==> flow/design.v (excerpt) <==
module mp2 #(
    parameter CLK_FREQ = 12000000,
    parameter INTERVAL = CLK_FREQ / 360
)(
    input logic clk,
    input logic rst,
    output logic RGB_R,
    output logic RGB_G,
    output logic RGB_B
);
For scale: roughly 2600 cells after synthesis, about 49 flip-flops, ~5 I/O pins, about 0.018 mm^2 of cells after synthesis.
clock: 12.8 ns
lec_check: 0
abc_area: 1
cap_margin: 20
core_margin: 2
core_utilization: 72
cts_cluster_diameter: 397
cts_cluster_size: 98
place_density: 0.42
slew_margin: 20
tns_end_percent: 10
run.sh (not shown) runs the stock make flow with config.mk's settings and CLKGATE_MAP_FILE=.
The first run stopped in 5_1_grt on GRT-0232.
Then changed:
- CORE_UTILIZATION: 72 -> 71
- CTS_CLUSTER_DIAMETER: 397 -> not set
- CTS_CLUSTER_SIZE: 98 -> not set
- PLACE_DENSITY: 0.42 -> not set
- TNS_END_PERCENT: 10 -> not set
- clock period: 12.8 -> 26.5 ns (I/O delays scaled with it)
The new run passed the timing, design-rule and antenna checks.
Synthesized area is unchanged.
Synthesized cell count does not change.
Die area rose slightly.
Then changed:
- ABC_AREA: 1 -> not set
- CTS_CLUSTER_DIAMETER: not set -> 227
- clock period: 26.5 -> 13.8 ns (I/O delays scaled with it)
Outcome: The new run died in 5_1_grt. Die size drops slightly. Synthesized cell count drops by about a fifth. Synthesized area drops slightly.
Then changed:
- CORE_UTILIZATION: 71 -> 72
- CTS_CLUSTER_DIAMETER: 227 -> 397
- PLACE_DENSITY: not set -> 0.42
- clock period: 13.8 -> 12.8 ns (I/O delays scaled with it)
Outcome: The changed run did not get past 4_1_cts (DPL-0038). Synthesized cell count does not change. Die size drops by 1.4%. Synthesized area does not change.

========
Starting RTL as in the previous note.
make LEC_CHECK=0 ABC_AREA=1 CAP_MARGIN=20 CORE_ASPECT_RATIO=1.88 CORE_MARGIN=8 CORE_UTILIZATION=72 CTS_CLUSTER_DIAMETER=385 CTS_CLUSTER_SIZE=98 PLACE_DENSITY=0.78 SETUP_SLACK_MARGIN=-0.58 SLEW_MARGIN=20 TNS_END_PERCENT=5 finish   # period 30.0 ns
Next try:
CORE_ASPECT_RATIO = not set   (was 1.88)
CORE_MARGIN = 2   (was 8)
CORE_UTILIZATION = 35   (was 72)
CTS_CLUSTER_DIAMETER = 319   (was 385)
CTS_CLUSTER_SIZE = 100   (was 98)
PLACE_DENSITY = not set   (was 0.78)
SETUP_SLACK_MARGIN = not set   (was -0.58)
TNS_END_PERCENT = 70   (was 5)
What happened:
- die area rose by 74%
- register-to-register slack improves by 0.07 ns
- sequential cell count stays the same
- wire length goes down by 6.8%
- critical path depth goes up by 2
- via count drops by 5.8%

========
oak:
Starting RTL as in the previous note.
clock: 15.5 ns
lec_check: 0
cap_margin: 20
core_margin: 2
core_utilization: 66
cts_cluster_diameter: 197
cts_cluster_size: 89
setup_slack_margin: 1.73
slew_margin: 20
[inputs] pine vs oak
Settings: clearing CTS_CLUSTER_DIAMETER, which used to be 197; swapping 66 for 65 in CORE_UTILIZATION; clearing SETUP_SLACK_MARGIN, which used to be 1.73; putting MAX_ROUTING_LAYER at met4 where nothing was set; swapping 89 for 58 in CTS_CLUSTER_SIZE; swapping 15.5 for 28.2 in the clock period (ns, I/O delays scaled along).
[summary]
pine vs. oak: summed area of non-filler cells in the final layout now sits lower; non-clock buffer count now sits lower; cell count along the critical path now sits lower; flip-flop and latch share of the layout cell area now sits higher. From oak to pine the numbers moved as follows: largest net degree at the start of global routing held, routability congestion estimate from global placement went down about 1.4%. The final-stage net count reported for pine is smaller than that of oak by 234. Cmp pine and oak / sum of net half-perimeters after detailed placement / higher: oak. [compare] base=oak new=pine: worst setup slack after placement now sits higher, worst hold slack shows a reduction of 0.038 ns.
Here is what was changed in the inputs of birch compared with pine.
Settings: MAX_ROUTING_LAYER removed (was met4); CORE_UTILIZATION changed from 65 to 40; CTS_CLUSTER_SIZE removed (was 58); the clock period (ns, I/O delays scaled along) changed from 28.2 to 22.0.
## What came out
- Between pine and birch, die boundary height increased.
- The worst-case headroom to the max-slew limit number comes out lower for birch vs pine.
- The lower total die area came out of pine.
Edits applied to the flow inputs when going from birch to maple:
Settings: a change of the clock period (ns, I/O delays scaled along) from 22.0 to 30.0.
- Diff birch -> maple: overall die width about even, first-pass GRT wire length about even, total of fill cells in the finished design fell about 1.3%, met1 layer usage reported by global route rose 0.94 points.
- Signed area change from the synthesized netlist to the final layout of maple is on par with birch.
- maple: via count of the first global-routing pass is about 0.7% lower than what birch reported.
- Total design power: maple and birch compared, lower one is maple
- Between maple and birch, the fraction of power consumed by the clock network figures differ only marginally.
- maple went all the way through the flow, and no timing, DRC or antenna check failed.

========
## run A
Starting RTL as in the previous note.
// mp2
module mp2 #(
    parameter CLK_FREQ = 12000000,
    parameter INTERVAL = CLK_FREQ / 360
)(
    input logic clk,
    input logic rst,
    output logic RGB_R,
    output logic RGB_G,
    output logic RGB_B
);
    logic [31:0] counter;
    logic [8:0] hue;
    logic [7:0] pwm_r, pwm_g, pwm_b;
    logic [7:0] pwm_counter;
    always_ff @(posedge clk) begin
        if (rst) begin
            counter <= 0;
            hue <= 0;
        end
        else if (counter >= INTERVAL)
        begin
            counter <= 0;
            hue <= (hue >= 359) ? 0 : hue + 1;
        end
        else
        begin
            counter <= counter + 1;
        end
    end
    always_comb begin
        pwm_r = (hue < 60) ? 255 :
                (hue < 120) ? (255 * (120 - hue) / 60) :
                (hue < 180) ? 0 :
                (hue < 240) ? 0 :
                (hue < 300) ? (255 * (hue - 240) / 60) :
                255;
        pwm_g = (hue < 60) ? (255 * (hue - 0) / 60) :
                (hue < 180) ? 255 :
                (hue < 240) ? (255 * (240 - hue) / 60) :
                0;
        pwm_b = (hue < 120) ? 0 :
                (hue < 180) ? (255 * (hue - 120) / 60) :
                (hue < 300) ? 255 :
                (hue < 360) ? (255 * (360 - hue) / 60) :
                0;
    end
    always_ff @(posedge clk) begin
        if (rst) pwm_counter <= 0;
        else pwm_counter <= pwm_counter + 1;
    end
    assign {RGB_R, RGB_G, RGB_B} = {pwm_counter < pwm_r, pwm_counter < pwm_g, pwm_counter < pwm_b};
endmodule
clock: 16.1 ns
lec_check: 0
abc_area: 1
cap_margin: 20
core_margin: 2
core_utilization: 72
cts_cluster_size: 58
hold_slack_margin: -0.08
place_density: 0.73
setup_slack_margin: 4.56
slew_margin: 20
The flow ended early for run A: it failed with a tool error in 5_1_grt.
### run A -> run B
Settings: TNS_END_PERCENT newly set to 5; HOLD_SLACK_MARGIN removed (was -0.08); SETUP_SLACK_MARGIN removed (was 4.56); PLACE_DENSITY removed (was 0.73); PLACE_DENSITY_LB_ADDON newly set to 0.22; ABC_AREA removed (was 1); MAX_ROUTING_LAYER newly set to met4; the clock period (ns, I/O delays scaled along) changed from 16.1 to 28.2.
## What came out
Run B: flow completed, timing, DRC and antenna clean. Run B vs run A: number of cell rows down slightly. Run B vs run A — compound-cell area share of the yosys netlist rose 9.8 points. Chip area line of the yosys report in run B is about 1.6% below run A. Re core utilization before placement: run A and run B aren't equal, and the higher value belongs to run B. Run B -> run A: total clock buffers created by CTS delta 0, exact match. Estimated wirelength of the detail-placed design: run B vs run A up about 2%.
Inputs modified between run B and run C:
Settings: setting SETUP_SLACK_MARGIN to 4.56 for the first time; setting HOLD_SLACK_MARGIN to -0.09 for the first time; removing MAX_ROUTING_LAYER (formerly met4); setting PLACE_DENSITY to 0.73 for the first time; setting ABC_AREA to 1 for the first time; removing PLACE_DENSITY_LB_ADDON (formerly 0.22); changing the clock period (ns, I/O delays scaled along) from 28.2 to 16.1.
Run C: flow completed, timing, DRC and antenna clean
The higher y dimension of the die came out of run C.
Lower internal power goes to run B over run C.
Post-synthesis register bit count of run B is on par with run C.
Termination of the worst setup path = RGB_B: run C; termination of the worst setup path = RGB_G: run B
Against run B, the final cell area of run C is higher.
In the metrics for run B and run C, the one carrying the lower final total power is run B.
Per the comparison of run C with run B, synthesized instance count rose by 18%; clock power now larger.
## Diff of input files: run D against run C
Settings: removing PLACE_DENSITY (formerly 0.73); removing TNS_END_PERCENT (formerly 5); removing ABC_AREA (formerly 1); removing HOLD_SLACK_MARGIN (formerly -0.09); changing CORE_UTILIZATION from 72 to 64; changing SETUP_SLACK_MARGIN from 4.56 to 2.99; changing CTS_CLUSTER_SIZE from 58 to 76.
Results
A cell type of the slowest stage on the worst timing path of fa_1 is what run C shows, while fa_2 belongs to run D.
The number of iterations in the first detailed-routing pass number comes out higher for run C vs run D.
In run D relative to run C, routed length per placed instance had gone up slightly.
In run D relative to run C, total length of routed met2 wires had gone down by a few percent.
[inputs] run E vs run D
Settings: CTS_CLUSTER_SIZE no longer set, was 76; SETUP_SLACK_MARGIN no longer set, was 2.99; CORE_UTILIZATION now 57, was 64; the clock period (ns, I/O delays scaled along) now 20.8, was 16.1.
--- outcome ---
Run E: no failed stages, no open violations at the end
Delta(routed length on met2, run E - run D) < 0
[run E vs run D] area of the multi-input gates: lower in run E
Diff run D -> run E | non-clock buffer count | decrease of 233
Power figures rest on the tool's default switching activity, not on a simulated workload.
